==> inputs of try-nickel <==
==> flow/design.v (excerpt) <==
module LASER (
    input CLK,
    input RST,
    input [3:0] X,
    input [3:0] Y,
    output reg [3:0] C1X,
    output reg [3:0] C1Y,
    output reg [3:0] C2X,
    output reg [3:0] C2Y,
    output reg DONE
);
Settings: LEC_CHECK=0, CAP_MARGIN=20, CORE_MARGIN=2, CORE_UTILIZATION=18, CTS_CLUSTER_DIAMETER=341, MAX_ROUTING_LAYER=met5, PLACE_DENSITY_LB_ADDON=0.24, SETUP_SLACK_MARGIN=2.3, SLEW_MARGIN=10; clock period 9.63 ns.
run.sh (not shown) runs the stock make flow with config.mk's settings and CLKGATE_MAP_FILE=.
==> try-delta (differences from try-nickel) <==
==> flow/config.mk (replaced) <==
export PLATFORM = sky130hd
export DESIGN_NAME = LASER
export DESIGN_NICKNAME = LASER
export VERILOG_FILES = /design/flow/design.v
export SDC_FILE = /design/flow/constraint.sdc
export NUM_CORES = 4
export LEC_CHECK = 0
export CAP_MARGIN = 20
export CORE_MARGIN = 2
export CORE_UTILIZATION = 70
export CTS_CLUSTER_DIAMETER = 206
export GPL_TIMING_DRIVEN = 1
export MIN_ROUTING_LAYER = met1
export SETUP_SLACK_MARGIN = -0.28
export SLEW_MARGIN = 20
==> flow/constraint.sdc (replaced) <==
create_clock -name core_clock -period 3.92 [get_ports {CLK}]
set_input_delay 0.7840 -clock core_clock [delete_from_list [all_inputs] [get_ports {CLK}]]
set_output_delay 0.7840 -clock core_clock [all_outputs]
set_load 0.01 [all_outputs]
==> notes <==
try-nickel completed with no timing, DRC or antenna violations. try-delta did not get past global routing with ODB-0269. Synthesized area is the same in try-delta and try-nickel. Synthesized cell count is the same in try-nickel and try-delta. The die area of try-nickel is 3.8 times that of try-delta.

---

==> inputs of run Y <==
LASER again, from the RTL that the note above started with.
make LEC_CHECK=0 ABC_AREA=1 CAP_MARGIN=20 CORE_MARGIN=2 CORE_UTILIZATION=72 CTS_CLUSTER_DIAMETER=206 GPL_TIMING_DRIVEN=1 MAX_ROUTING_LAYER=met4 MIN_ROUTING_LAYER=met1 PLACE_DENSITY=0.37 SETUP_SLACK_MARGIN=1.47 SLEW_MARGIN=0 finish   # period 5.97 ns
==> run C: changes against run Y <==
ABC_AREA = unset   (was 1)
CTS_CLUSTER_DIAMETER = 277   (was 206)
MAX_ROUTING_LAYER = unset   (was met4)
PLACE_DENSITY = unset   (was 0.37)
SETUP_SLACK_MARGIN = unset   (was 1.47)
SLEW_MARGIN = 20   (was 0)
==> flow/constraint.sdc (replaced) <==
create_clock -name core_clock -period 4.69 [get_ports {CLK}]
set_input_delay 0.9380 -clock core_clock [delete_from_list [all_inputs] [get_ports {CLK}]]
set_output_delay 0.9380 -clock core_clock [all_outputs]
set_load 0.01 [all_outputs]
==> COMMIT_EDITMSG <==
Log flow metrics for this revision

- The flow ran to the end and the layout has no timing, DRC or antenna violations.
* Antenna Cells: 0
- Placement-stage cell area: approximately 0.024 mm2
- The cell-mix breakdown from Yosys lists the compound-gate area share as 7.847%.
- Half-perimeter wire length after placement: about 42000 um
- Mean instance size in the synthesized netlist: ~9.9 um2
- The power report attributes to the sequential group a share of 54.8%.
- Maximum number of pins on one net before global-route repair: 41
- The script extracted a total leakage power of 11.50 nW.
* Clock Network Area Fraction: 4.640%
- Cell count in the Yosys report: 2294
- Looking at the reg2reg group, the worst path ends at current_hit_count[2].
- Number of cells on the critical path: 31
* Crit Path Max Fanout: 11
- The clock network is responsible for 44.1% of the overall power.
* Critical Path AT: between 6 and 7 ns
- Final design utilization: between 80% and 90%
- Among all stages on the critical path, the maximum delay recorded is around 0.54 ns.
-- figures above: run Y

==> COMMIT_EDITMSG <==
Refresh implementation metrics

* Result of the run: stopped before the end
- Aoi/oai-family share of the synthesized area: 14.55%
- Floorplan Utilization: 73.52%
- Mean instance size in the synthesized netlist: 12.46 um2
- The first error in the log reads "[ERROR GRT-0232] Routing congestion too high. Check the congestion heatmap in the GUI".
* Cell count in the Yosys report: around 1800
- Stage where the flow stopped: 5_1_grt
- Placement-stage cell area: roughly 0.026 mm2
* Num ports: 27
- Half-perimeter wire length after placement: about 48000 um
-- figures above: run C

Power figures rest on the tool's default switching activity, not on a simulated workload.
